==> flow/run.sh <==
#!/bin/bash
# the make line also repeats each setting of config.mk as NAME=value (left out here)
make -C /OpenROAD-flow-scripts/flow DESIGN_CONFIG=/design/flow/config.mk WORK_HOME=/design/flow/orfs CLKGATE_MAP_FILE= finish
==> flow/config.mk <==
export PLATFORM = sky130hd
export DESIGN_NAME = chipmunk
export DESIGN_NICKNAME = chipmunk
export VERILOG_FILES = /design/flow/design.v
export SDC_FILE = /design/flow/constraint.sdc
export NUM_CORES = 4
export LEC_CHECK = 0
export ABC_AREA = 1
export CAP_MARGIN = 20
export CORE_MARGIN = 2
export CORE_UTILIZATION = 54
export CTS_CLUSTER_DIAMETER = 174
export CTS_CLUSTER_SIZE = 98
export HOLD_SLACK_MARGIN = 0.06
export MAX_ROUTING_LAYER = met5
export PLACE_DENSITY = 0.41
export SETUP_SLACK_MARGIN = 0.47
export SLEW_MARGIN = 40
export TNS_END_PERCENT = 20
==> flow/constraint.sdc <==
create_clock -name core_clock -period 5.51 [get_ports {clk}]
set_input_delay 1.1020 -clock core_clock [delete_from_list [all_inputs] [get_ports {clk}]]
set_output_delay 1.1020 -clock core_clock [all_outputs]
set_load 0.01 [all_outputs]
==> flow/design.v <==
module chipmunk
	#(parameter addrSize = 12)
	(input clk,
	 input reset,
	 input [addrSize-1:0] startPC,
	 input [7:0] dataBus,
	 output [7:0] dataBusWrite,
	 output reg [addrSize-1:0] addrBus,
	 output weMem,
	 output done);
	reg [7:0] aReg;               
	reg [7:0] xReg;               
	reg [7:0] yReg;               
	reg [5:0] spReg;              
	reg [addrSize-1:0] pcReg;     
	reg [addrSize-1:0] pcRegAlt;  
	reg [addrSize-1:0] eaReg;     
	reg [7:0] dataReg;            
	wire [7:0] dataRegPlus = dataReg+1;  
	reg cFlagReg, zFlagReg, nFlagReg;
	reg [5:0] opcode;             
	reg [1:0] parameter_size;     
	reg [3:0] state;              
	reg finished;                 
	reg [7:0] dataBusOutput;        
	reg [3:0] nextState;            
	wire [7:0] addSubResult;        
	wire addSubCarryOut;
	wire [7:0] shifterResult;       
	wire shifterCarry;
	wire [7:0] bitOperationResult;  
	wire OpLoadA         = opcode[5:1] == 5'b00000;
	wire OpLoadX         = opcode[5:1] == 5'b00001;
	wire OpLoadY         = opcode[5:1] == 5'b00010;
	wire OpIncDecMem     = opcode[5:2] == 4'b0111 && opcode[0];
	wire OpRolRorMem     = (opcode == 6'b011001 || opcode == 6'b011011);
	wire OpIncDec        = opcode[5:1] == 5'b10101;
	wire OpInxDex        = opcode[5:1] == 5'b10110;
	wire OpInyDey        = opcode[5:1] == 5'b10111;
	wire OpSta           = opcode == 6'b100001;
	wire OpStx           = opcode == 6'b100011;
	wire OpSty           = opcode == 6'b100101;
	wire OpLdaY          = opcode == 6'b101000;
	wire OpStaY          = opcode == 6'b101001;
	wire OpIndexY        = opcode[5:1] == 5'b10100;  
	wire OpSetCarryFlag  = opcode[5:1] == 5'b00011;
	wire OpUseAdder      = opcode[5:3] == 3'b001;
	wire OpUseBitOp      = opcode[5:2] == 4'b0100;
	wire OpUseShifter    = opcode[5:2] == 4'b0110;
	wire OpAdderUseCarry = opcode[5:2] == 4'b0011;
	wire OpCpx           = opcode[5:1] == 5'b01011;
	wire OpCpy           = opcode == 6'b011100;
	wire OpDoCompare     = opcode[5:2] == 4'b0101 || OpCpy;
	wire OpSubtractInstead = OpDoCompare ||                           
	                         (opcode[5:3] == 3'b001 && opcode[1]) ||  
	                         (opcode[5:3] == 3'b101 && opcode[0]);    
	wire aluUseX         = OpCpx || OpInxDex;
	wire aluUseY         = OpCpy || OpInyDey;
	reg OpReadMemory;  
	wire OpReadMemory2   = dataBus[2] && !dataBus[7] && dataBus[7:2] != 6'b000111;  
	wire OpBranch        = opcode[5:3] == 3'b111;  
	wire flagsMatch      = (!opcode[2] && (!opcode[1] || (opcode[0] == nFlagReg)))     
                        || (opcode[2]  && ((!opcode[1] && (opcode[0] == zFlagReg))     
                                         || (opcode[1] && (opcode[0] == cFlagReg))));  
	wire BranchTaken     = OpBranch && flagsMatch;
	always @(posedge clk) begin
		if (!reset)
			finished <= 0;
		else if(state == 4'b0000 && dataBus == 8'h83)  
			finished <= 1;
	end
	always @(posedge clk) begin
		if (!reset)
			state <= 4'b0000;
		else 
			state <= nextState; 
	end
	always @(posedge clk) begin
		if (state == 4'b0000) begin
			opcode <= dataBus[7:2];
			parameter_size <= dataBus[1:0];
			eaReg <= 0;    
			OpReadMemory <= OpReadMemory2;
			dataReg <= (dataBus[7:3] == 5'b10101 || dataBus[7:3] == 5'b10110 || dataBus[7:3] == 5'b10111);
		end else if(state == 4'b0001) begin  
			dataReg <= dataBus;
			eaReg[7:0] <= dataBus;
		end else if(state == 4'b0010 || state == 4'b1111)  
			eaReg[addrSize-1:8] <= dataBus;
		else if(state == 4'b0101)  
			dataReg <= dataBus + (OpIncDecMem ? (opcode[1] ? 8'hff : 8'h01): 0);
		else if (state == 4'b0011 || state == 4'b0100)  
			eaReg <= eaReg + ((state == 4'b0100) ? yReg : xReg);
		else if (state == 4'b0111)  
			eaReg <= {{8{dataReg[7]}}, dataReg[7:0]} + pcReg;
		else if (state == 4'b1110)  
			eaReg[7:0] <= dataBus;
	end
	always @(posedge clk) begin
		if (!reset)
			spReg <= 6'b111111;
		else if (state == 4'b1100 ||
		        (state == 4'b0000 &&
					((dataBus[7:5] == 3'b110 && dataBus[2])  
					|| (dataBus[7:2] == 6'b100111))  
				))
			spReg <= spReg + 1'b1;  
		else if (state == 4'b1000 || state == 4'b1010 || state == 4'b1011)
			spReg <= spReg - 1'b1;  
	end
	wire [7:0] aluLeft = aluUseX ? xReg : (aluUseY ? yReg : aReg);
	assign { addSubCarryOut, addSubResult } = 
		OpAdderUseCarry ? (OpSubtractInstead ?  
			aluLeft + {1'b0, ~dataReg[7:0]} + cFlagReg
			: aluLeft + dataReg + cFlagReg)
		: (OpSubtractInstead ?  
			aluLeft + {1'b0, ~dataReg[7:0]} + 1'b1  
			: aluLeft + dataReg);
	assign bitOperationResult = opcode[1] ? (aReg ^ dataReg) : ~(aReg | dataReg);
	wire [7:0] shifterLeft = opcode[0] ? dataReg : aReg;
	assign shifterResult = opcode[1] ?  
			(shifterLeft >> 1) | ((opcode[0] && cFlagReg) ? 8'b10000000 : 8'b00000000)  
			:(shifterLeft << 1) | ((opcode[0] && cFlagReg) ? 8'b00000001 : 8'b00000000);
	assign shifterCarry = opcode[1] ? shifterLeft[0] : shifterLeft[7];
	always @(posedge clk) begin
		if (state == 4'b0110) begin
			if (OpLoadA || OpLdaY)  
				aReg <= dataReg;
			else if (OpUseAdder || OpIncDec)  
				aReg <= addSubResult;
			else if (OpUseBitOp)  
				aReg <= bitOperationResult;
			else if (OpUseShifter && !opcode[0])  
				aReg <= shifterResult;
			else if (opcode == 6'b100100 || opcode == 6'b100110)  
				aReg <= xReg;
		end else if(state == 4'b1001 && opcode[2:1] == 2'b01)  
			aReg <= dataBus;
	end
	always @(posedge clk) begin
		if (state == 4'b0110) begin
			if (OpLoadX)  
				xReg <= dataReg;
			else if(OpInxDex)  
				xReg <= addSubResult;
			else if (opcode == 6'b100010 || opcode == 6'b100110)  
				xReg <= aReg;
		end else if(state == 4'b1001 && opcode[2:1] == 2'b10)  
			xReg <= dataBus;
	end
	always @(posedge clk) begin
		if (state == 4'b0110) begin
			if (OpLoadY)  
				yReg <= dataReg;
			else if(OpInyDey)  
				yReg <= addSubResult;
		end else if(state == 4'b1001 && opcode[2:1] == 2'b11)  
			yReg <= dataBus;
	end
	always @(posedge clk) begin
		if (state == 4'b0110) begin
			if (OpSetCarryFlag)  
				cFlagReg <= opcode[0];
			else if (OpUseAdder || OpDoCompare || OpIncDec || OpInxDex || OpInyDey) begin  
				nFlagReg <= addSubResult[7];
				zFlagReg <= (addSubResult == 8'b00000000) ? 1 : 0;
				if (OpUseAdder || OpDoCompare)  
					cFlagReg <= addSubCarryOut;
			end else if(OpUseBitOp) begin
				nFlagReg <= bitOperationResult[7];
				zFlagReg <= (bitOperationResult == 8'b00000000) ? 1 : 0;
			end else if(OpUseShifter) begin
				nFlagReg <= shifterResult[7];
				zFlagReg <= (shifterResult == 8'b00000000) ? 1 : 0;
				cFlagReg <= shifterCarry;
			end else if(OpLoadA || OpLoadX || OpLoadY || OpIncDecMem) begin
				nFlagReg <= dataReg[7];
				zFlagReg <= (dataReg == 8'b00000000) ? 1 : 0;
			end
		end else if(state == 4'b1001 && opcode[2:1] == 2'b00)
			{nFlagReg, zFlagReg, cFlagReg} <= dataBus[2:0];
	end
	always @(posedge clk) begin
		if (!reset)
			pcReg <= startPC; 
		else if(state == 4'b0000 || state == 4'b0001 || state == 4'b0010)
			pcReg <= pcReg + 1'b1;
		else if(state == 4'b0110 && BranchTaken) begin
			pcRegAlt <= pcReg;                  
			pcReg <= eaReg;
		end else if(state == 4'b1100) begin
			pcRegAlt[7:0] <= dataBus;           
		end else if(state == 4'b1101) begin
			pcReg <= {pcRegAlt[7:0], dataBus};  
		end
	end
	always @* begin
		case (state)
			4'b0101, 4'b0110:  
				addrBus <= eaReg;
			4'b1000, 4'b1001, 4'b1010, 4'b1011, 4'b1100, 4'b1101: 
				addrBus <= { {(addrSize-9){1'b0}}, 1'b1, 1'b1, 1'b1, spReg };  
			4'b0000, 4'b0001, 4'b0010:  
				addrBus <= pcReg;
			4'b1110:
				addrBus <= {{(addrSize-8){1'b0}}, dataReg};
			4'b1111:
				addrBus <= {{(addrSize-8){1'b0}}, dataRegPlus};
			default:
				addrBus <= {addrSize{1'b0}};
		endcase
	end
	always @* begin
		if (state == 4'b0110 && (OpSta || OpStaY))
			dataBusOutput <= aReg;
		else if (state == 4'b0110 && OpStx)
			dataBusOutput <= xReg;
		else if (state == 4'b0110 && OpSty)
			dataBusOutput <= yReg;
		else if (state == 4'b0110 && OpRolRorMem)  
			dataBusOutput <= shifterResult;
		else if (state == 4'b0110 && OpIncDecMem)  
			dataBusOutput <= dataReg;
		else if (state == 4'b1000)  
			dataBusOutput <= (opcode[2:1] == 2'b00) ? {1'b0, 1'b0, 1'b0, 1'b0, 1'b0, nFlagReg, zFlagReg, cFlagReg} :
			                 (opcode[2:1] == 2'b01) ? aReg :
			                 (opcode[2:1] == 2'b10) ? xReg :
			                 yReg;
		else if (state == 4'b1010)
			dataBusOutput <= pcRegAlt[7:0];
		else if (state == 4'b1011)
			dataBusOutput <= { {(16-addrSize){1'b0}}, pcRegAlt[addrSize-1:8] };
		else
			dataBusOutput <= 8'b00000000;
	end
	wire writeCycle =  ((state == 4'b0110 && (OpSta || OpStx || OpSty || OpStaY || OpIncDecMem || OpRolRorMem)) || state == 4'b1000 || state == 4'b1010 || state == 4'b1011);
	assign weMem = !writeCycle;  
	assign dataBusWrite = dataBusOutput;  
	assign done = finished;
	always @* begin		
		case (state)
			4'b0000:
				nextState = (dataBus[7:2] == 6'b100111) ? 4'b1100 :
					((dataBus[7:5] == 3'b110 && !dataBus[2]) ? 4'b1000 : 
					((dataBus[7:5] == 3'b110 && dataBus[2]) ? 4'b1001 :
					(dataBus[0] || dataBus[1]) ? 4'b0001 :
					(OpReadMemory2 ? 4'b0101 : 4'b0110)));
			4'b0001:
				nextState = parameter_size[1] ? 4'b0010 :   
				           (OpReadMemory ? 4'b0101 :     
				           (OpBranch ? 4'b0111 :          
				           (OpIndexY ? 4'b1110 :                 
				           4'b0110)));                         
			4'b0010:
				nextState = parameter_size[0] ? 4'b0011 :         
				(OpReadMemory ? 4'b0101 :                
				(OpIndexY ? 4'b0100 :                             
				4'b0110));
			4'b0011:
				nextState = OpReadMemory ? 4'b0101 : 4'b0110;
			4'b0101, 4'b0111:               
				nextState = 4'b0110;
			4'b0110:
				nextState = (BranchTaken && opcode[2:0] == 3'b001) ? 4'b1010 : 4'b0000;  
			4'b1011, 4'b1101, 4'b1001, 4'b1000:
				nextState = 4'b0000;
			4'b0100:
				nextState = OpLdaY ? 4'b0101 : 4'b0110;
			4'b1100:
				nextState = 4'b1101;
			4'b1010:
				nextState = 4'b1011;
			4'b1110:  
				nextState = 4'b1111;
			4'b1111:  
				nextState = 4'b0100;
		endcase
	end
endmodule
==> impl_metrics.prom, run 1 <==
# HELP chip_impl_metric Metrics from one implementation run
# TYPE chip_impl_metric gauge
chip_impl_info{name="run_status",value="timing/DRC/antenna clean"} 1
chip_impl_metric{name="ys_cells",unit=""} 1530
chip_impl_info{name="cp_cell_sequence",value="buf_4 -> inv_2 -> nor3_1 -> nand2_1 -> inv_1 -> a31oi_1 -> o21ai_0 -> o211ai_1 -> o211ai_1 -> o21ai_0 -> clkdlybuf4s50_1"} 1
chip_impl_info{name="synthDominantAreaCellType",value="edfxtp_1"} 1
chip_impl_metric{name="synth.yosys.chip_area",unit="um^2"} 10000
chip_impl_metric{name="worst_path_largest_cell_delay",unit="ns"} 0.64
chip_impl_metric{name="ys_sh_adder",unit=""} 0.0884
chip_impl_metric{name="worst_pin_slew",unit="ns"} 0.836
chip_impl_metric{name="grt_start_max_net_pins",unit=""} 33
chip_impl_metric{name="tritoncts_sinks",unit=""} 103
chip_impl_info{name="clk_root_buffer_cell",value="clkbuf_16"} 1
chip_impl_info{name="critPathLaunch",value="opcode[0]$_DFFE_PP_"} 1
chip_impl_metric{name="share_seq_of_total_power",unit=""} 0.351
chip_impl_metric{name="postLayoutCoreUtil",unit=""} 0.605
chip_impl_metric{name="cap_violations",unit=""} 0
chip_impl_metric{name="synthCells",unit=""} 1530
chip_impl_metric{name="edf_count",unit=""} 68
chip_impl_metric{name="fillCellCount",unit=""} 1776
chip_impl_metric{name="warning_count",unit=""} 37
chip_impl_metric{name="yosys.area.top_type_share",unit=""} 0.204
chip_impl_info{name="cp-end-kind",value="primary output"} 1
chip_impl_metric{name="io_pins",unit=""} 44
chip_impl_info{name="grt_setup_unrepaired",value="no"} 1
chip_impl_info{name="min-delay-start",value="finished$_SDFFE_PN0P_"} 1
chip_impl_metric{name="placement.io_buffers",unit=""} 43
chip_impl_info{name="critical_path.endpoint",value="dataBusWrite[0]"} 1
chip_impl_metric{name="die_width",unit="um"} 140
chip_impl_metric{name="powerDensity",unit="nW/um^2"} 254
chip_impl_metric{name="clkLatencyLatePin",unit="ns"} 0.37
chip_impl_metric{name="mappedNetlistNets",unit=""} 1619
chip_impl_info{name="r2r-end",value="xReg[4]$_DFFE_PP_"} 1
chip_impl_info{name="synth_dominant_cell_count",value="nand2_1"} 1
chip_impl_metric{name="power_leakage",unit="nW"} 4.74
chip_impl_metric{name="comb_power_share",unit=""} 0.417
chip_impl_info{name="ys.flop_type",value="edfxtp_1"} 1
chip_impl_metric{name="post_drt_wl_per_cell",unit="um"} 22.2
chip_impl_metric{name="ys_seq_share",unit=""} 0.274
chip_impl_metric{name="gp_congestion",unit=""} 1.10
chip_impl_info{name="top_cells_by_area_in_the_synthesized_netlist",value="edfxtp_1 20%, nand2_1 13%, o21ai_0 8.5%"} 1
chip_impl_metric{name="setup_viol",unit=""} 0
chip_impl_metric{name="combined_flip_flop_and_latch_cell_area",unit="um^2"} 2740
chip_impl_metric{name="switching_power",unit="W"} 0.00120
chip_impl_metric{name="post-cts-setup-buffer-count",unit=""} 0
chip_impl_metric{name="post_synth_xor_area_fraction",unit=""} 0.0140
chip_impl_metric{name="area.growth.synth_to_final",unit="%"} 9.40
chip_impl_metric{name="number_of_global_route_vias_before_repair",unit=""} 10561
chip_impl_metric{name="netlist_area_pre_place",unit="um^2"} 10000
chip_impl_metric{name="chipArea",unit="um^2"} 19600
chip_impl_metric{name="final_hold_slack",unit="ns"} 0.454
chip_impl_metric{name="clock_power_share",unit=""} 0.232
chip_impl_metric{name="core_region_area",unit="um^2"} 18100
chip_impl_metric{name="antennaDiodeCount",unit=""} 0
chip_impl_info{name="power.largest_group",value="combinational logic"} 1
chip_impl_metric{name="grt_antenna_before_repair",unit=""} 0
chip_impl_metric{name="r2r.worst_path.cells",unit=""} 23
chip_impl_info{name="tritoncts",value="done"} 1
chip_impl_metric{name="ys_sh_mux",unit=""} 0.00501
chip_impl_metric{name="grt_pass1_wl",unit="um"} 60100
chip_impl_metric{name="cts-root-to-sink-buffers",unit=""} 2
chip_impl_metric{name="cts_buffers",unit=""} 9
chip_impl_info{name="worstReg2RegStart",value="opcode[1]$_DFFE_PP_"} 1
chip_impl_metric{name="fin_skew",unit="ns"} 0.0125
chip_impl_metric{name="max_freq",unit="MHz"} 208
chip_impl_metric{name="vias_per_cell",unit=""} 6.31
chip_impl_metric{name="hpwlAfterDp",unit="um"} 30400
chip_impl_metric{name="p_sw_frac",unit=""} 0.433
chip_impl_metric{name="number_of_max_slew_violations_in_the_final_report",unit=""} 0
chip_impl_metric{name="worst_hold_path.num_cells",unit=""} 2
chip_impl_metric{name="route.vias.total",unit=""} 11286
chip_impl_metric{name="ir_worst_vdd",unit="mV"} 0.178
chip_impl_metric{name="drt_drc_violations_left",unit=""} 0
chip_impl_metric{name="timing.setup.tns",unit="ns"} 0
chip_impl_metric{name="period_minus_slack",unit="ns"} 4.81
chip_impl_metric{name="final_wirelength",unit="um"} 39800
chip_impl_metric{name="dr.pass1.iters",unit=""} 6
chip_impl_metric{name="netlist-cell-type-count",unit=""} 50
chip_impl_metric{name="worst-path-stages",unit=""} 11
chip_impl_metric{name="logic_area",unit="um^2"} 6260
chip_impl_metric{name="syn_area_per_cell",unit="um^2"} 6.53
chip_impl_metric{name="globalRouteTotalUtil",unit=""} 0.402
chip_impl_metric{name="post_layout_period_usage_of_the_worst_path",unit=""} 0.872
chip_impl_metric{name="power_report.internal_total",unit="W"} 0.00158
chip_impl_metric{name="timing.critical_path.required",unit="ns"} 4.41
chip_impl_metric{name="worst_ep_arrival_time",unit="ns"} 3.70
chip_impl_metric{name="synth_async_sr_flop_share",unit=""} 0
chip_impl_metric{name="reg2reg_slack",unit="ns"} 0.82
chip_impl_metric{name="clock_net_power",unit="W"} 0.000645
chip_impl_metric{name="synth.yosys.warnings",unit=""} 1
chip_impl_metric{name="core.rowCount",unit=""} 49
chip_impl_metric{name="clock_tree.htree_level_count",unit=""} 3
chip_impl_metric{name="ys_ff",unit=""} 103
chip_impl_info{name="timing.hold.worst.class",value="flip-flop to flip-flop"} 1
chip_impl_metric{name="finalHoldViolCount",unit=""} 0
chip_impl_info{name="common_cells",value="355 x nand2_1, 187 x inv_1, 170 x o21ai_0"} 1
chip_impl_info{name="critical_path_start_end_classification",value="flip-flop to primary output"} 1
chip_impl_metric{name="path_max_fanout",unit=""} 26
chip_impl_info{name="cpLargestDelayFamily",value="buffers and inverters"} 1
chip_impl_info{name="worst_path_max_delay_cell",value="nor3_1"} 1
chip_impl_info{name="worstSetupStartpointType",value="flip-flop"} 1
chip_impl_metric{name="sequentialPower",unit="W"} 0.000975
chip_impl_metric{name="die_height",unit="um"} 140
chip_impl_metric{name="detail_route.iter0.violations",unit=""} 1471
chip_impl_metric{name="drtAntennaViolNets",unit=""} 0
chip_impl_metric{name="comb_cell_power",unit="W"} 0.00116
chip_impl_metric{name="clkSlewWorstSetupHoldPaths",unit="ns"} 0.08
chip_impl_metric{name="floorplan.core_util",unit=""} 0.553
chip_impl_metric{name="synth.cellmix.simpleShare",unit=""} 0.287
chip_impl_metric{name="critical_path_buf_inv_count",unit=""} 4
chip_impl_info{name="whs_endpoint",value="finished$_SDFFE_PN0P_"} 1
chip_impl_info{name="synth.comb.largest_family",value="simple AND/OR/NAND/NOR gates"} 1
chip_impl_metric{name="timing.max_slew.rel_slack",unit=""} 0.440
chip_impl_metric{name="compound_area_frac",unit=""} 0.231
chip_impl_metric{name="final_net_count",unit=""} 1645
chip_impl_metric{name="overflow",unit=""} 0
[cell type report]
| cell class | count | area share |
|---|---|---|
| well taps | 229 | 0.0262 |
| flip-flops and latches | 103 | 0.251 |
| clock inverters | 6 | 0.00480 |
| multi-input cells | 1171 | 0.572 |
| inverters | 206 | 0.0707 |
| clock buffers | 10 | 0.0209 |
| repair buffers | 65 | 0.0542 |
[routing by layer]
metal,wire length (um),GRT usage,share of wire
met5,0,0,0
met1,15400,0.511,0.39
met3,4090,0.0653,0.10
met4,3170,0.264,0.080
met2,17100,0.635,0.43
[repair_timing]
| item | CTS | global route |
|---|---|---|
| endpoints found under the hold margin | 0 | 0 |
| hold buffers | 0 | 0 |
| resized | 0 | 1 |
| endpoints found under the setup margin | 0 | 12 |
[metrics by stage]
stage               cell area [um^2]  instances  worst slack (ns)  power (W)
floorplan                      10000       1530              1.63    0.00173
global placement               10600       1773              1.01    0.00209
detailed placement             10700       1774             0.897    0.00211
CTS                            10900       1790             0.800    0.00274
global route                   10900       1790             0.524    0.00291
finish                         10900       1790             0.705    0.00278
==> inputs of run 2 (changes only) <==
- ABC_AREA: 1 -> default
- CORE_UTILIZATION: 54 -> 61
- CTS_CLUSTER_DIAMETER: 174 -> 44
- CTS_CLUSTER_SIZE: 98 -> default
- HOLD_SLACK_MARGIN: 0.06 -> default
- PLACE_DENSITY: 0.41 -> default
- SETUP_SLACK_MARGIN: 0.47 -> default
- TNS_END_PERCENT: 20 -> default
- clock period: 5.51 -> 4.25 ns (I/O delays scaled with it)
==> run 2 against run 1 <==
  * The layout now fails its checks (setup timing)
  * Sequential power rose by 26%
  * Critical path depth rose by 5
  * Synthesized cell count fell by 16%
  * Clock power rose by 34%
  * Clock-buffer cell count rose by 1
  * First-iteration DRC count fell by 7.6%
  * Critical path type is now flip-flop to flip-flop
  * Register-to-register slack got worse by 0.96 ns
  * Global-route usage rose by 3.3 points
==> impl_metrics.prom, run 2 <==
# HELP chip_impl_metric Metrics from one implementation run
# TYPE chip_impl_metric gauge
chip_impl_info{name="r2r-end",value="aReg[7]$_DFFE_PP_"} 1
chip_impl_info{name="cpLargestDelayFamily",value="AND-OR/OR-AND gates"} 1
chip_impl_metric{name="ys_sh_adder",unit=""} 0.0853
chip_impl_metric{name="core.rowCount",unit=""} 47
chip_impl_metric{name="holdBufCountCts",unit=""} 0
chip_impl_metric{name="ys_sh_mux",unit=""} 0.100
chip_impl_metric{name="r2r.worst_path.cells",unit=""} 16
chip_impl_metric{name="chipArea",unit="um^2"} 18000
chip_impl_metric{name="postLayoutCoreUtil",unit=""} 0.739
chip_impl_info{name="cp_cell_sequence",value="nand2b_1 -> o31ai_2 -> and3_4 -> mux2i_4 -> o21ai_2 -> ha_2 -> fa_2 -> a211oi_4 -> o2111ai_1 -> or4_4 -> o31a_1 -> nor3_2 -> o21ba_4 -> o21ai_1 -> nor2b_1 -> a31o_1"} 1
chip_impl_info{name="tritoncts",value="done"} 1
chip_impl_metric{name="post_layout_period_usage_of_the_worst_path",unit=""} 1.03
chip_impl_metric{name="worst_hold_path.num_cells",unit=""} 1
chip_impl_metric{name="worst_ep_arrival_time",unit="ns"} 4.51
chip_impl_info{name="critical_path_start_end_classification",value="flip-flop to flip-flop"} 1
chip_impl_metric{name="die_height",unit="um"} 134
chip_impl_info{name="critical_path.endpoint",value="aReg[7]$_DFFE_PP_"} 1
chip_impl_metric{name="p_sw_frac",unit=""} 0.397
chip_impl_info{name="ys.flop_type",value="edfxtp_1"} 1
chip_impl_info{name="synth.comb.largest_family",value="AND-OR/OR-AND gates"} 1
chip_impl_metric{name="worst-path-stages",unit=""} 16
chip_impl_metric{name="powerDensity",unit="nW/um^2"} 318
chip_impl_info{name="common_cells",value="119 x nand2_1, 114 x nor2_1, 93 x a21oi_1"} 1
chip_impl_metric{name="dp_worst_setup_slack",unit="ns"} -0.172
chip_impl_info{name="grt_setup_unrepaired",value="yes"} 1
chip_impl_metric{name="ir_worst_vdd",unit="mV"} 0.201
chip_impl_metric{name="io_pins",unit=""} 44
chip_impl_metric{name="clock_tree.htree_level_count",unit=""} 3
chip_impl_info{name="worst_path_max_delay_cell",value="or4_4"} 1
chip_impl_metric{name="post_synth_xor_area_fraction",unit=""} 0.0515
chip_impl_metric{name="globalRouteTotalUtil",unit=""} 0.435
chip_impl_metric{name="final_hold_slack",unit="ns"} 0.475
chip_impl_metric{name="detail_route.iter0.violations",unit=""} 1359
chip_impl_metric{name="ys_seq_share",unit=""} 0.265
chip_impl_metric{name="dr.pass1.iters",unit=""} 8
chip_impl_metric{name="sequentialPower",unit="W"} 0.00123
chip_impl_metric{name="number_of_max_slew_violations_in_the_final_report",unit=""} 0
chip_impl_metric{name="timing.critical_path.required",unit="ns"} 4.37
chip_impl_metric{name="floorplan.core_util",unit=""} 0.624
chip_impl_metric{name="edf_count",unit=""} 68
chip_impl_metric{name="synthCells",unit=""} 1280
chip_impl_metric{name="max_freq",unit="MHz"} 228
chip_impl_metric{name="cts_buffers",unit=""} 9
chip_impl_metric{name="drtAntennaViolNets",unit=""} 0
chip_impl_info{name="critPathLaunch",value="opcode[5]$_DFFE_PP_"} 1
chip_impl_metric{name="timing.max_slew.rel_slack",unit=""} 0.451
chip_impl_info{name="min-delay-start",value="finished$_SDFFE_PN0P_"} 1
chip_impl_metric{name="mappedNetlistNets",unit=""} 1369
chip_impl_metric{name="drt_drc_violations_left",unit=""} 0
chip_impl_metric{name="final_wirelength",unit="um"} 39700
chip_impl_info{name="power.largest_group",value="combinational logic"} 1
chip_impl_info{name="synthDominantAreaCellType",value="edfxtp_1"} 1
chip_impl_metric{name="setup_viol",unit=""} 5
chip_impl_metric{name="synth.yosys.warnings",unit=""} 1
chip_impl_metric{name="compound_area_frac",unit=""} 0.245
chip_impl_metric{name="core_region_area",unit="um^2"} 16600
chip_impl_metric{name="cap_violations",unit=""} 0
chip_impl_metric{name="share_seq_of_total_power",unit=""} 0.314
chip_impl_metric{name="final_net_count",unit=""} 1459
chip_impl_info{name="worstSetupStartpointType",value="flip-flop"} 1
chip_impl_info{name="failed_checks",value="setup timing"} 1
chip_impl_metric{name="netlist_area_pre_place",unit="um^2"} 10400
chip_impl_metric{name="clock_net_power",unit="W"} 0.000862
chip_impl_metric{name="vias_per_cell",unit=""} 6.98
chip_impl_metric{name="period_minus_slack",unit="ns"} 4.39
chip_impl_metric{name="synth.cellmix.simpleShare",unit=""} 0.196
chip_impl_metric{name="comb_cell_power",unit="W"} 0.00181
chip_impl_metric{name="placement.io_buffers",unit=""} 43
chip_impl_info{name="top_cells_by_area_in_the_synthesized_netlist",value="edfxtp_1 20%, ha_1 7.4%, dfxtp_1 6.8%"} 1
chip_impl_metric{name="grt_start_max_net_pins",unit=""} 38
chip_impl_info{name="cp-end-kind",value="flip-flop"} 1
chip_impl_metric{name="final_critical_path_setup_slack",unit="ns"} -0.139
chip_impl_metric{name="grt_antenna_before_repair",unit=""} 0
chip_impl_info{name="whs_endpoint",value="finished$_SDFFE_PN0P_"} 1
chip_impl_metric{name="hpwlAfterDp",unit="um"} 28900
chip_impl_metric{name="warning_count",unit=""} 40
chip_impl_info{name="worstReg2RegStart",value="opcode[5]$_DFFE_PP_"} 1
chip_impl_metric{name="power_report.internal_total",unit="W"} 0.00235
chip_impl_metric{name="synth.yosys.chip_area",unit="um^2"} 10400
chip_impl_metric{name="ys_ff",unit=""} 103
chip_impl_metric{name="synth_async_sr_flop_share",unit=""} 0
chip_impl_metric{name="path_max_fanout",unit=""} 5
chip_impl_info{name="synth_dominant_cell_count",value="nand2_1"} 1
chip_impl_metric{name="critical_path_buf_inv_count",unit=""} 0
chip_impl_metric{name="die_width",unit="um"} 134
chip_impl_metric{name="power_leakage",unit="nW"} 4.91
chip_impl_metric{name="cts-root-to-sink-buffers",unit=""} 2
chip_impl_metric{name="gp_congestion",unit=""} 1.11
chip_impl_info{name="clk_root_buffer_cell",value="clkbuf_16"} 1
chip_impl_metric{name="clkLatencyLatePin",unit="ns"} 0.36
chip_impl_metric{name="yosys.area.top_type_share",unit=""} 0.197
chip_impl_metric{name="switching_power",unit="W"} 0.00155
chip_impl_metric{name="antennaDiodeCount",unit=""} 0
chip_impl_metric{name="finalHoldViolCount",unit=""} 0
chip_impl_metric{name="post_drt_wl_per_cell",unit="um"} 24.9
chip_impl_metric{name="area.growth.synth_to_final",unit="%"} 18.4
chip_impl_metric{name="grt_pass1_wl",unit="um"} 59300
chip_impl_metric{name="reg2reg_slack",unit="ns"} -0.14
chip_impl_metric{name="clock_power_share",unit=""} 0.221
chip_impl_metric{name="overflow",unit=""} 0
chip_impl_metric{name="worst_path_largest_cell_delay",unit="ns"} 0.49
chip_impl_metric{name="syn_area_per_cell",unit="um^2"} 8.09
chip_impl_info{name="run_status",value="complete, but fails checks"} 1
chip_impl_metric{name="ys_cells",unit=""} 1280
chip_impl_metric{name="clkSlewWorstSetupHoldPaths",unit="ns"} 0.08
chip_impl_metric{name="number_of_global_route_vias_before_repair",unit=""} 10468
chip_impl_metric{name="worst_pin_slew",unit="ns"} 0.823
chip_impl_metric{name="tritoncts_sinks",unit=""} 103
chip_impl_metric{name="timing.setup.tns",unit="ns"} -0.491
chip_impl_metric{name="route.vias.total",unit=""} 11137
chip_impl_metric{name="comb_power_share",unit=""} 0.465
chip_impl_info{name="timing.hold.worst.class",value="flip-flop to flip-flop"} 1
chip_impl_metric{name="fin_skew",unit="ns"} 0.0131
chip_impl_metric{name="netlist-cell-type-count",unit=""} 90
-- run 2: final cells by class --
cell class                      instances  area, um^2
Multi-Input combinational cell       1029        7330
Fill cell                            1330        4330
Sequential cell                       103        2740
Timing Repair Buffer                  169        1390
Tap cell                              220         275
Clock buffer                           11         253
Inverter                               58         218
Clock inverter                          5        46.3
-- run 2: metrics by stage --
| stage | area, um^2 | instances | total power, W |
|---|---|---|---|
| 3_5_place_dp | 11700 | 1576 | 0.00290 |
| 4_1_cts | 12000 | 1594 | 0.00376 |
| 5_1_grt | 12300 | 1595 | 0.00406 |
| 3_3_place_gp | 11700 | 1576 | 0.00288 |
| 6_report | 12300 | 1595 | 0.00390 |
| 2_1_floorplan | 10400 | 1280 | 0.00227 |
-- run 2: layer usage --
layer,GRT usage,part of all wire
met1,0.525,0.35
met2,0.651,0.42
met3,0.128,0.13
met4,0.338,0.097
met5,0,0
-- run 2: timing repair --
| action | in CTS | in global routing |
|---|---|---|
| endpoints found under the hold margin | 0 | 0 |
| pin swaps | 3 | 12 |
| endpoints found under the setup margin | 8 | 24 |
| resized | 8 | 44 |
| setup buffers | 2 | 1 |
==> inputs of run 3 (changes only) <==
- CELL_PAD_IN_SITES_DETAIL_PLACEMENT: default -> 2
- CORE_UTILIZATION: 61 -> 20
- CTS_CLUSTER_DIAMETER: 44 -> default
- CTS_CLUSTER_SIZE: default -> 51
- GPL_ROUTABILITY_DRIVEN: default -> 1
- MAX_ROUTING_LAYER: met5 -> met4
- MIN_ROUTING_LAYER: default -> met1
- SLEW_MARGIN: 40 -> 20
- TNS_END_PERCENT: default -> 45
- clock period: 4.25 -> 5.0 ns (I/O delays scaled with it)
==> run 3 against run 2 <==
  * Now clean on timing, DRC and antenna
  * Clock-buffer cell count grew 2
  * Critical path depth shrank 6
  * Wire length grew 32%
  * Critical path type is now flip-flop to primary output
  * Critical endpoint is now dataBusWrite[7]
  * Highest routed layer unchanged
==> impl_metrics.prom, run 3 <==
# HELP chip_impl_metric Metrics from one implementation run
# TYPE chip_impl_metric gauge
chip_impl_metric{name="netlist_area_pre_place",unit="um^2"} 10400
chip_impl_info{name="min-delay-start",value="finished$_SDFFE_PN0P_"} 1
chip_impl_metric{name="worst_path_largest_cell_delay",unit="ns"} 0.61
chip_impl_metric{name="detail_route.iter0.violations",unit=""} 1116
chip_impl_metric{name="clock_power_share",unit=""} 0.235
chip_impl_metric{name="number_of_max_slew_violations_in_the_final_report",unit=""} 0
chip_impl_metric{name="number_of_global_route_vias_before_repair",unit=""} 12101
chip_impl_metric{name="cts-root-to-sink-buffers",unit=""} 2
chip_impl_metric{name="tritoncts_sinks",unit=""} 103
chip_impl_metric{name="final_net_count",unit=""} 1393
chip_impl_info{name="crit_path_frequent_cell",value="a211oi_1"} 1
chip_impl_metric{name="drtAntennaViolNets",unit=""} 0
chip_impl_info{name="run_status",value="timing/DRC/antenna clean"} 1
chip_impl_metric{name="dr.pass1.iters",unit=""} 8
chip_impl_metric{name="edf_count",unit=""} 68
chip_impl_metric{name="period_minus_slack",unit="ns"} 4.85
chip_impl_metric{name="max_freq",unit="MHz"} 206
chip_impl_metric{name="synth.yosys.warnings",unit=""} 1
chip_impl_metric{name="timing.setup.tns",unit="ns"} 0
chip_impl_metric{name="vias_per_cell",unit=""} 5.69
chip_impl_info{name="r2r-end",value="zFlagReg$_DFFE_PP_"} 1
chip_impl_info{name="cp-end-kind",value="primary output"} 1
chip_impl_metric{name="globalRouteTotalUtil",unit=""} 0.196
chip_impl_metric{name="core.rowCount",unit=""} 83
chip_impl_metric{name="cts_buffers",unit=""} 9
chip_impl_metric{name="synth_async_sr_flop_share",unit=""} 0
chip_impl_metric{name="cap_violations",unit=""} 0
chip_impl_info{name="power.largest_group",value="combinational logic"} 1
chip_impl_metric{name="holdBufCountCts",unit=""} 0
chip_impl_metric{name="ir_worst_vdd",unit="mV"} 0.152
chip_impl_metric{name="clkLatencyLatePin",unit="ns"} 0.38
chip_impl_metric{name="warning_count",unit=""} 35
chip_impl_metric{name="power_leakage",unit="nW"} 4.55
chip_impl_metric{name="path_max_fanout",unit=""} 38
chip_impl_metric{name="ys_sh_mux",unit=""} 0.100
chip_impl_info{name="common_cells",value="119 x nand2_1, 114 x nor2_1, 93 x a21oi_1"} 1
chip_impl_metric{name="share_seq_of_total_power",unit=""} 0.322
chip_impl_metric{name="gp_congestion",unit=""} 0.960
chip_impl_metric{name="synthCells",unit=""} 1280
chip_impl_metric{name="ys_sh_adder",unit=""} 0.0853
chip_impl_metric{name="grt_pass1_wl",unit="um"} 77600
chip_impl_info{name="top_cells_by_area_in_the_synthesized_netlist",value="edfxtp_1 20%, ha_1 7.4%, dfxtp_1 6.8%"} 1
chip_impl_metric{name="final_wirelength",unit="um"} 52300
chip_impl_metric{name="mappedNetlistNets",unit=""} 1369
chip_impl_metric{name="comb_cell_power",unit="W"} 0.00147
chip_impl_metric{name="finalHoldViolCount",unit=""} 0
chip_impl_info{name="synth_dominant_cell_count",value="nand2_1"} 1
chip_impl_metric{name="post_drt_wl_per_cell",unit="um"} 26.3
chip_impl_metric{name="floorplan.core_util",unit=""} 0.202
chip_impl_metric{name="worst-path-stages",unit=""} 10
chip_impl_metric{name="route.vias.total",unit=""} 11327
chip_impl_metric{name="syn_area_per_cell",unit="um^2"} 8.09
chip_impl_metric{name="netlist-cell-type-count",unit=""} 90
chip_impl_info{name="ys.flop_type",value="edfxtp_1"} 1
chip_impl_metric{name="overflow",unit=""} 0
chip_impl_info{name="worstReg2RegStart",value="opcode[4]$_DFFE_PP_"} 1
chip_impl_metric{name="grt_antenna_before_repair",unit=""} 0
chip_impl_info{name="tritoncts",value="done"} 1
chip_impl_metric{name="hpwlAfterDp",unit="um"} 38300
chip_impl_metric{name="ys_seq_share",unit=""} 0.265
chip_impl_metric{name="synth.cellmix.simpleShare",unit=""} 0.196
chip_impl_metric{name="power_report.internal_total",unit="W"} 0.00191
chip_impl_metric{name="worst_pin_slew",unit="ns"} 1.15
chip_impl_metric{name="area.growth.synth_to_final",unit="%"} 17.1
chip_impl_info{name="critical_path_start_end_classification",value="flip-flop to primary output"} 1
chip_impl_info{name="worstSetupStartpointType",value="flip-flop"} 1
chip_impl_metric{name="worst_hold_path.num_cells",unit=""} 1
chip_impl_metric{name="fin_skew",unit="ns"} 0.0163
chip_impl_metric{name="die_width",unit="um"} 232
chip_impl_info{name="timing.hold.worst.class",value="flip-flop to flip-flop"} 1
chip_impl_metric{name="ys_cells",unit=""} 1280
chip_impl_metric{name="setup_viol",unit=""} 0
chip_impl_metric{name="r2r.worst_path.cells",unit=""} 16
chip_impl_metric{name="reg2reg_slack",unit="ns"} 0.24
chip_impl_metric{name="post_synth_xor_area_fraction",unit=""} 0.0515
chip_impl_info{name="synth.comb.largest_family",value="AND-OR/OR-AND gates"} 1
chip_impl_metric{name="switching_power",unit="W"} 0.00140
chip_impl_metric{name="synth.yosys.chip_area",unit="um^2"} 10400
chip_impl_metric{name="drt_drc_violations_left",unit=""} 0
chip_impl_metric{name="worst_ep_arrival_time",unit="ns"} 3.85
chip_impl_metric{name="critical_path_buf_inv_count",unit=""} 2
chip_impl_metric{name="powerDensity",unit="nW/um^2"} 273
chip_impl_metric{name="clock_tree.htree_level_count",unit=""} 3
chip_impl_metric{name="clkSlewWorstSetupHoldPaths",unit="ns"} 0.08
chip_impl_metric{name="p_sw_frac",unit=""} 0.422
chip_impl_metric{name="timing.critical_path.required",unit="ns"} 4.00
chip_impl_metric{name="sequentialPower",unit="W"} 0.00106
chip_impl_info{name="critical_path.endpoint",value="dataBusWrite[7]"} 1
chip_impl_metric{name="placement.io_buffers",unit=""} 43
chip_impl_metric{name="core_region_area",unit="um^2"} 51200
chip_impl_metric{name="compound_area_frac",unit=""} 0.245
chip_impl_metric{name="grt_start_max_net_pins",unit=""} 39
chip_impl_metric{name="ys_ff",unit=""} 103
chip_impl_metric{name="final_critical_path_setup_slack",unit="ns"} 0.152
chip_impl_metric{name="io_pins",unit=""} 44
chip_impl_info{name="synthDominantAreaCellType",value="edfxtp_1"} 1
chip_impl_info{name="cpLargestDelayFamily",value="AND-OR/OR-AND gates"} 1
chip_impl_metric{name="yosys.area.top_type_share",unit=""} 0.197
chip_impl_info{name="worst_path_max_delay_cell",value="clkdlybuf4s50_1"} 1
chip_impl_info{name="cp_cell_sequence",value="buf_4 -> nand2b_1 -> nor3_1 -> nand2_2 -> a211oi_1 -> a21oi_1 -> a211oi_1 -> a211oi_1 -> a21oi_1 -> clkdlybuf4s50_1"} 1
chip_impl_metric{name="post_layout_period_usage_of_the_worst_path",unit=""} 0.970
chip_impl_info{name="whs_endpoint",value="finished$_SDFFE_PN0P_"} 1
chip_impl_metric{name="die_height",unit="um"} 232
chip_impl_metric{name="chipArea",unit="um^2"} 53600
chip_impl_metric{name="comb_power_share",unit=""} 0.443
chip_impl_metric{name="postLayoutCoreUtil",unit=""} 0.237
chip_impl_info{name="clk_root_buffer_cell",value="clkbuf_16"} 1
chip_impl_metric{name="timing.max_slew.rel_slack",unit=""} 0.229
chip_impl_info{name="critPathLaunch",value="opcode[2]$_DFFE_PP_"} 1
chip_impl_metric{name="dp_worst_setup_slack",unit="ns"} 0.0111
chip_impl_metric{name="clock_net_power",unit="W"} 0.000779
## run 3: layout make-up
| class | count | area, um^2 |
|---|---|---|
| clock inverters | 3 | 25.0 |
| inverters | 58 | 218 |
| diodes | 1 | 2.50 |
| multi-input cells | 1029 | 7120 |
| clock buffers | 13 | 282 |
| well taps | 680 | 851 |
| fillers | 5886 | 39100 |
| repair buffers | 103 | 881 |
| flip-flops and latches | 103 | 2740 |
## run 3: stage by stage
stage | hold slack (ns) | power [W] | cells | area [um^2]
2_1_floorplan | 0.452 | 0.00191 | 1280 | 10400
3_3_place_gp | 0.471 | 0.00236 | 1971 | 11700
3_5_place_dp | 0.492 | 0.00246 | 1971 | 11700
4_1_cts | 0.516 | 0.00324 | 1987 | 12000
5_1_grt | 0.542 | 0.00342 | 1989 | 12100
6_report | 0.502 | 0.00331 | 1990 | 12100
## run 3: per-layer routing
layer | part of all wire | GRT usage | up-vias
li1 | - | - | 4783
met1 | 0.40 | 0.232 | 5699
met2 | 0.47 | 0.316 | 635
met3 | 0.080 | 0.0354 | 210
met4 | 0.055 | 0.104 | 0
met5 | 0 | - | -
## run 3: timing repair
action	CTS	global route
endpoints found under the setup margin	5	18
pin swaps	0	1
gates resized	3	15
cloned	0	0
setup buffers	0	1
==> inputs of run 4 (changes only) <==
- CELL_PAD_IN_SITES_DETAIL_PLACEMENT: 2 -> default
- CORE_UTILIZATION: 20 -> 16
- CTS_CLUSTER_SIZE: 51 -> default
- GPL_ROUTABILITY_DRIVEN: 1 -> default
- MAX_ROUTING_LAYER: met4 -> default
- MIN_ROUTING_LAYER: met1 -> default
- TNS_END_PERCENT: 45 -> default
- clock period: 5.0 -> 7.45 ns (I/O delays scaled with it)
==> run 4 against run 3 <==
  * Still clean
  * Sequential power is 31% lower
  * Utilization is 5.0 points lower
  * Wire length is 21% lower
  * Power is 37% lower
  * Cell area is 1.2% lower
  * Non-clock buffer count is 41 lower
  * Clock-buffer cell count is 2 lower
  * Via count is 8.2% lower
  * First-iteration DRC count is 34% higher
  * Critical path depth stayed put
  * Worst hold slack worse by 0.011 ns
  * Synthesized area stayed put
  * Largest cell class unchanged
  * Highest routed layer is now met5
==> impl_metrics.prom, run 4 <==
# HELP chip_impl_metric Metrics from one implementation run
# TYPE chip_impl_metric gauge
chip_impl_info{name="run_status",value="timing/DRC/antenna clean"} 1
chip_impl_metric{name="route.vias.total",unit=""} 10394
chip_impl_metric{name="r2r.worst_path.cells",unit=""} 19
chip_impl_metric{name="p_total",unit="W"} 0.00209
chip_impl_metric{name="ys_cells",unit=""} 1280
chip_impl_info{name="synth_dominant_cell_count",value="nand2_1"} 1
chip_impl_metric{name="worst_pin_slew",unit="ns"} 1.07
chip_impl_metric{name="sequentialPower",unit="W"} 0.000732
chip_impl_metric{name="cts_resized",unit=""} 0
chip_impl_info{name="critical_path_start_end_classification",value="flip-flop to primary output"} 1
chip_impl_metric{name="warning_count",unit=""} 35
chip_impl_info{name="tritoncts",value="done"} 1
chip_impl_metric{name="mappedNetlistNets",unit=""} 1369
chip_impl_metric{name="synth_async_sr_flop_share",unit=""} 0
chip_impl_metric{name="placement.io_buffers",unit=""} 43
chip_impl_metric{name="tritoncts_sinks",unit=""} 103
chip_impl_metric{name="worst_path_largest_cell_delay",unit="ns"} 0.98
chip_impl_metric{name="ir_worst_vdd",unit="mV"} 0.119
chip_impl_metric{name="post_layout_nonfiller_instances",unit=""} 2123
chip_impl_metric{name="synth.cellmix.simpleShare",unit=""} 0.196
chip_impl_info{name="worst_path_max_delay_cell",value="edfxtp_1"} 1
chip_impl_info{name="cp-end-kind",value="primary output"} 1
chip_impl_metric{name="core.rowCount",unit=""} 93
chip_impl_metric{name="comb_power_share",unit=""} 0.403
chip_impl_metric{name="setup_viol",unit=""} 0
chip_impl_metric{name="ys_sh_adder",unit=""} 0.0853
chip_impl_metric{name="globalRouteTotalUtil",unit=""} 0.119
chip_impl_metric{name="post_drt_wl_per_cell",unit="um"} 19.4
chip_impl_metric{name="p_sw_frac",unit=""} 0.403
chip_impl_metric{name="post_synth_xor_area_fraction",unit=""} 0.0515
chip_impl_metric{name="area.growth.synth_to_final",unit="%"} 15.7
chip_impl_metric{name="worst-path-stages",unit=""} 10
chip_impl_info{name="r2r-end",value="aReg[7]$_DFFE_PP_"} 1
chip_impl_metric{name="die_height",unit="um"} 258
chip_impl_metric{name="power_report.internal_total",unit="W"} 0.00125
chip_impl_metric{name="compound_area_frac",unit=""} 0.245
chip_impl_metric{name="clock_net_power",unit="W"} 0.000516
chip_impl_metric{name="number_of_global_route_vias_before_repair",unit=""} 9883
chip_impl_metric{name="ys_ff",unit=""} 103
chip_impl_metric{name="final_net_count",unit=""} 1352
chip_impl_metric{name="timing.critical_path.required",unit="ns"} 5.96
chip_impl_metric{name="finalHoldViolCount",unit=""} 0
chip_impl_metric{name="clock_power_share",unit=""} 0.247
chip_impl_metric{name="core_region_area",unit="um^2"} 64200
chip_impl_metric{name="post-cts-setup-buffer-count",unit=""} 0
chip_impl_metric{name="timing.max_slew.rel_slack",unit=""} 0.280
chip_impl_metric{name="netlist_area_pre_place",unit="um^2"} 10400
chip_impl_metric{name="fin_skew",unit="ns"} 0.0199
chip_impl_metric{name="numPlacedInstances",unit=""} 2107
chip_impl_metric{name="edf_count",unit=""} 68
chip_impl_metric{name="drtAntennaViolNets",unit=""} 0
chip_impl_metric{name="power_leakage",unit="nW"} 4.35
chip_impl_metric{name="ys_sh_mux",unit=""} 0.100
chip_impl_metric{name="synthCells",unit=""} 1280
chip_impl_metric{name="clock_tree.htree_level_count",unit=""} 3
chip_impl_metric{name="period_minus_slack",unit="ns"} 5.94
chip_impl_info{name="whs_endpoint",value="finished$_SDFFE_PN0P_"} 1
chip_impl_info{name="power.largest_group",value="combinational logic"} 1
chip_impl_metric{name="clkSlewWorstSetupHoldPaths",unit="ns"} 0.08
chip_impl_info{name="synthDominantAreaCellType",value="edfxtp_1"} 1
chip_impl_info{name="grt_setup_unrepaired",value="no"} 1
chip_impl_metric{name="clkLatencyLatePin",unit="ns"} 0.37
chip_impl_metric{name="drt_drc_violations_left",unit=""} 0
chip_impl_metric{name="grt_antenna_before_repair",unit=""} 5
chip_impl_metric{name="grt_start_max_net_pins",unit=""} 41
chip_impl_metric{name="holdBufCountCts",unit=""} 0
chip_impl_metric{name="critical_path_buf_inv_count",unit=""} 1
chip_impl_metric{name="die_width",unit="um"} 258
chip_impl_info{name="top_cells_by_area_in_the_synthesized_netlist",value="edfxtp_1 20%, ha_1 7.4%, dfxtp_1 6.8%"} 1
chip_impl_info{name="critPathLaunch",value="opcode[4]$_DFFE_PP_"} 1
chip_impl_info{name="common_cells",value="119 x nand2_1, 114 x nor2_1, 93 x a21oi_1"} 1
chip_impl_metric{name="gp_congestion",unit=""} 0.983
chip_impl_info{name="worstSetupStartpointType",value="flip-flop"} 1
chip_impl_metric{name="post_layout_period_usage_of_the_worst_path",unit=""} 0.797
chip_impl_info{name="ys.flop_type",value="edfxtp_1"} 1
chip_impl_metric{name="final_wirelength",unit="um"} 41200
chip_impl_metric{name="vias_per_cell",unit=""} 4.90
chip_impl_metric{name="comb_cell_power",unit="W"} 0.000842
chip_impl_metric{name="io_pins",unit=""} 44
chip_impl_info{name="worstReg2RegStart",value="opcode[5]$_DFFE_PP_"} 1
chip_impl_info{name="synth.comb.largest_family",value="AND-OR/OR-AND gates"} 1
chip_impl_metric{name="switching_power",unit="W"} 0.000842
chip_impl_metric{name="antennaDiodeCount",unit=""} 0
chip_impl_metric{name="worst_ep_arrival_time",unit="ns"} 4.45
chip_impl_metric{name="ys_seq_share",unit=""} 0.265
chip_impl_metric{name="share_seq_of_total_power",unit=""} 0.350
chip_impl_metric{name="worst_hold_path.num_cells",unit=""} 1
chip_impl_metric{name="chipArea",unit="um^2"} 66800
chip_impl_metric{name="path_max_fanout",unit=""} 29
chip_impl_metric{name="syn_area_per_cell",unit="um^2"} 8.09
chip_impl_metric{name="max_freq",unit="MHz"} 168
chip_impl_info{name="clk_root_buffer_cell",value="clkbuf_16"} 1
chip_impl_metric{name="cts-root-to-sink-buffers",unit=""} 2
chip_impl_metric{name="dr.pass1.iters",unit=""} 7
chip_impl_metric{name="detail_route.iter0.violations",unit=""} 1498
chip_impl_metric{name="synth.yosys.warnings",unit=""} 1
chip_impl_metric{name="synth.yosys.chip_area",unit="um^2"} 10400
chip_impl_info{name="min-delay-start",value="finished$_SDFFE_PN0P_"} 1
chip_impl_info{name="critical_path.endpoint",value="dataBusWrite[2]"} 1
chip_impl_metric{name="netlist-cell-type-count",unit=""} 90
chip_impl_metric{name="hpwlAfterDp",unit="um"} 30500
chip_impl_metric{name="number_of_max_slew_violations_in_the_final_report",unit=""} 0
chip_impl_metric{name="cts_buffers",unit=""} 9
chip_impl_metric{name="floorplan.core_util",unit=""} 0.161
chip_impl_metric{name="powerDensity",unit="nW/um^2"} 175
chip_impl_info{name="cp_cell_sequence",value="nand2_1 -> nor3_1 -> nand2_1 -> mux2i_1 -> a211oi_1 -> a21oi_1 -> nor2_1 -> a21oi_1 -> o21ai_0 -> clkdlybuf4s50_1"} 1
chip_impl_metric{name="timing.setup.tns",unit="ns"} 0
chip_impl_metric{name="grt_pass1_wl",unit="um"} 61700
chip_impl_metric{name="cap_violations",unit=""} 0
chip_impl_info{name="timing.hold.worst.class",value="flip-flop to flip-flop"} 1
chip_impl_metric{name="reg2reg_slack",unit="ns"} 1.65
chip_impl_metric{name="overflow",unit=""} 0
chip_impl_info{name="cpLargestDelayFamily",value="simple AND/OR/NAND/NOR gates"} 1
chip_impl_metric{name="yosys.area.top_type_share",unit=""} 0.197
-- run 4: metal layers --
metal,global-route usage,part of all wire,vias to the layer above
met2,0.184,0.44,610
met1,0.160,0.41,4941
met5,0,0.0014,-
met4,0.0575,0.049,10
met3,0.0222,0.10,134
li1,-,-,4699
-- run 4: area by class of cell --
class / count / area [um^2]
Multi-Input combinational cell: 1029 / 7050
Fill cell: 7145 / 52300
Inverter: 58 / 218
Sequential cell: 103 / 2740
Tap cell: 855 / 1070
Clock inverter: 5 / 42.5
Timing Repair Buffer: 62 / 573
Clock buffer: 11 / 275
-- run 4: through the flow --
step                setup WS (ns)  utilization  cell area, um^2  hold WS (ns)
finish                       1.51        0.186            12000         0.491
floorplan                    2.52            -            10400         0.452
CTS                          1.60        0.186            12000         0.500
global route                 1.14        0.186            12000         0.530
global placement             2.03        0.181            11600         0.461
detailed placement           1.82        0.181            11700         0.474
==> inputs of run 5 (changes only) <==
- CORE_UTILIZATION: 16 -> 68
- CTS_CLUSTER_SIZE: default -> 15
- clock period: 7.45 -> 4.03 ns (I/O delays scaled with it)
==> run 5 against run 4 <==
  * The layout now fails its checks (setup timing)
  * Cell count is 25% lower
  * Highest routed layer is now met4
  * Cell area is 5.7% higher
  * Worst hold slack got worse by 0.012 ns
  * Largest power group unchanged
==> impl_metrics.prom, run 5 <==
# HELP chip_impl_metric Metrics from one implementation run
# TYPE chip_impl_metric gauge
chip_impl_metric{name="setup_viol",unit=""} 20
chip_impl_metric{name="detail_route.iter0.violations",unit=""} 1742
chip_impl_info{name="r2r-end",value="zFlagReg$_DFFE_PP_"} 1
chip_impl_info{name="min-delay-start",value="finished$_SDFFE_PN0P_"} 1
chip_impl_metric{name="post_synth_xor_area_fraction",unit=""} 0.0515
chip_impl_metric{name="comb_power_share",unit=""} 0.488
chip_impl_metric{name="numPlacedInstances",unit=""} 1564
chip_impl_metric{name="clock_net_power",unit="W"} 0.000928
chip_impl_metric{name="dp_worst_setup_slack",unit="ns"} -0.454
chip_impl_metric{name="ys_ff",unit=""} 103
chip_impl_metric{name="drt_drc_violations_left",unit=""} 0
chip_impl_metric{name="r2r.worst_path.cells",unit=""} 17
chip_impl_metric{name="critical_path_buf_inv_count",unit=""} 2
chip_impl_metric{name="logic_area",unit="um^2"} 7450
chip_impl_info{name="synth.comb.largest_family",value="AND-OR/OR-AND gates"} 1
chip_impl_metric{name="grt_pass1_wl",unit="um"} 59500
chip_impl_metric{name="synthCells",unit=""} 1280
chip_impl_metric{name="syn_area_per_cell",unit="um^2"} 8.09
chip_impl_metric{name="edf_count",unit=""} 68
chip_impl_metric{name="switching_power",unit="W"} 0.00174
chip_impl_info{name="whs_endpoint",value="finished$_SDFFE_PN0P_"} 1
chip_impl_metric{name="clock_power_share",unit=""} 0.212
chip_impl_info{name="tritoncts",value="done"} 1
chip_impl_metric{name="clock_tree.htree_level_count",unit=""} 3
chip_impl_metric{name="period_minus_slack",unit="ns"} 4.53
chip_impl_metric{name="die_width",unit="um"} 127
chip_impl_info{name="critical_path.endpoint",value="zFlagReg$_DFFE_PP_"} 1
chip_impl_metric{name="worst_ep_arrival_time",unit="ns"} 4.71
chip_impl_info{name="critPathLaunch",value="opcode[1]$_DFFE_PP_"} 1
chip_impl_metric{name="cts_buffers",unit=""} 9
chip_impl_metric{name="route.vias.total",unit=""} 11696
chip_impl_metric{name="ys_sh_adder",unit=""} 0.0853
chip_impl_metric{name="placement.io_buffers",unit=""} 43
chip_impl_metric{name="p_sw_frac",unit=""} 0.398
chip_impl_metric{name="area.growth.synth_to_final",unit="%"} 22.3
chip_impl_info{name="ys.flop_type",value="edfxtp_1"} 1
chip_impl_info{name="worstSetupStartpointType",value="flip-flop"} 1
chip_impl_metric{name="final_wirelength",unit="um"} 41100
chip_impl_info{name="cpLargestDelayFamily",value="AND-OR/OR-AND gates"} 1
chip_impl_info{name="failed_checks",value="setup timing"} 1
chip_impl_metric{name="ys_seq_share",unit=""} 0.265
chip_impl_metric{name="netlist-cell-type-count",unit=""} 90
chip_impl_info{name="critical_path_start_end_classification",value="flip-flop to flip-flop"} 1
chip_impl_metric{name="worst_hold_path.num_cells",unit=""} 1
chip_impl_info{name="cp-end-kind",value="flip-flop"} 1
chip_impl_info{name="synth_dominant_cell_count",value="nand2_1"} 1
chip_impl_metric{name="share_seq_of_total_power",unit=""} 0.299
chip_impl_info{name="top_cells_by_area_in_the_synthesized_netlist",value="edfxtp_1 20%, ha_1 7.4%, dfxtp_1 6.8%"} 1
chip_impl_metric{name="io_pins",unit=""} 44
chip_impl_metric{name="clkLatencyLatePin",unit="ns"} 0.36
chip_impl_info{name="clk_root_buffer_cell",value="clkbuf_16"} 1
chip_impl_metric{name="floorplan.core_util",unit=""} 0.689
chip_impl_metric{name="power_leakage",unit="nW"} 5.25
chip_impl_metric{name="synth.cellmix.simpleShare",unit=""} 0.196
chip_impl_metric{name="comb_cell_power",unit="W"} 0.00213
chip_impl_metric{name="ir_worst_vdd",unit="mV"} 0.306
chip_impl_metric{name="core_region_area",unit="um^2"} 15000
chip_impl_metric{name="sequentialPower",unit="W"} 0.00131
chip_impl_metric{name="clkSlewWorstSetupHoldPaths",unit="ns"} 0.08
chip_impl_metric{name="number_of_max_slew_violations_in_the_final_report",unit=""} 0
chip_impl_info{name="synthDominantAreaCellType",value="edfxtp_1"} 1
chip_impl_metric{name="worst_pin_slew",unit="ns"} 1.12
chip_impl_metric{name="finalHoldViolCount",unit=""} 0
chip_impl_metric{name="ys_sh_mux",unit=""} 0.100
chip_impl_info{name="run_status",value="complete, but fails checks"} 1
chip_impl_metric{name="powerDensity",unit="nW/um^2"} 345
chip_impl_metric{name="final_critical_path_setup_slack",unit="ns"} -0.498
chip_impl_metric{name="path_max_fanout",unit=""} 4
chip_impl_metric{name="combined_flip_flop_and_latch_cell_area",unit="um^2"} 2740
chip_impl_metric{name="worst_path_largest_cell_delay",unit="ns"} 0.54
chip_impl_metric{name="final_hold_slack",unit="ns"} 0.479
chip_impl_metric{name="cts-root-to-sink-buffers",unit=""} 2
chip_impl_metric{name="synth.yosys.chip_area",unit="um^2"} 10400
chip_impl_metric{name="timing.max_slew.rel_slack",unit=""} 0.249
chip_impl_metric{name="reg2reg_slack",unit="ns"} -0.50
chip_impl_metric{name="grt_antenna_before_repair",unit=""} 0
chip_impl_metric{name="synth.yosys.warnings",unit=""} 1
chip_impl_metric{name="p_total",unit="W"} 0.00437
chip_impl_metric{name="overflow",unit=""} 0
chip_impl_metric{name="max_freq",unit="MHz"} 221
chip_impl_info{name="worstReg2RegStart",value="opcode[1]$_DFFE_PP_"} 1
chip_impl_metric{name="dr.pass1.iters",unit=""} 8
chip_impl_metric{name="post_layout_nonfiller_instances",unit=""} 1599
chip_impl_metric{name="hpwlAfterDp",unit="um"} 28900
chip_impl_metric{name="ys_cells",unit=""} 1280
chip_impl_metric{name="mappedNetlistNets",unit=""} 1369
chip_impl_metric{name="core.rowCount",unit=""} 45
chip_impl_info{name="timing.hold.worst.class",value="flip-flop to flip-flop"} 1
chip_impl_metric{name="die_height",unit="um"} 127
chip_impl_metric{name="post_drt_wl_per_cell",unit="um"} 25.7
chip_impl_metric{name="chipArea",unit="um^2"} 16200
chip_impl_metric{name="yosys.area.top_type_share",unit=""} 0.197
chip_impl_metric{name="compound_area_frac",unit=""} 0.245
chip_impl_metric{name="number_of_global_route_vias_before_repair",unit=""} 10685
chip_impl_metric{name="post_layout_period_usage_of_the_worst_path",unit=""} 1.12
chip_impl_metric{name="power_report.internal_total",unit="W"} 0.00263
chip_impl_metric{name="warning_count",unit=""} 40
chip_impl_info{name="worst_path_max_delay_cell",value="or4bb_1"} 1
chip_impl_metric{name="postLayoutCoreUtil",unit=""} 0.842
chip_impl_info{name="power.largest_group",value="combinational logic"} 1
chip_impl_metric{name="antennaDiodeCount",unit=""} 0
chip_impl_info{name="common_cells",value="119 x nand2_1, 114 x nor2_1, 93 x a21oi_1"} 1
[run 5: final cells by class]
class	instances	share of cell area
Timing Repair Buffer	205	0.135
Tap cell	188	0.0186
Clock buffer	9	0.0178
Multi-Input combinational cell	1029	0.589
Sequential cell	103	0.217
Clock inverter	7	0.00623
Inverter	58	0.0172
[run 5: timing repair]
action / in CTS / in global routing
gates cloned: 0 / 0
hold buffers: 0 / 0
setup endpoints to repair: 22 / 31
resized: 35 / 71
setup buffers: 6 / 14
pin swaps: 14 / 27
[run 5: metal layers]
layer,GRT usage,vias up,wire [um]
met3,0.162,359,6050
met2,0.736,1084,17400
met4,0.352,0,4120
li1,-,4991,-
met5,0.00929,-,0
met1,0.564,5262,13500
[run 5: per-stage QoR]
stage                     setup TNS, ns  area, um^2
after floorplan                   -3.18       10400
after global placement            -2.48       11800
after detailed placement          -5.15       11800
after CTS                         -1.50       12300
after global routing              -6.88       12700
final                             -4.53       12700
Power is estimated from default activity; no workload was simulated.
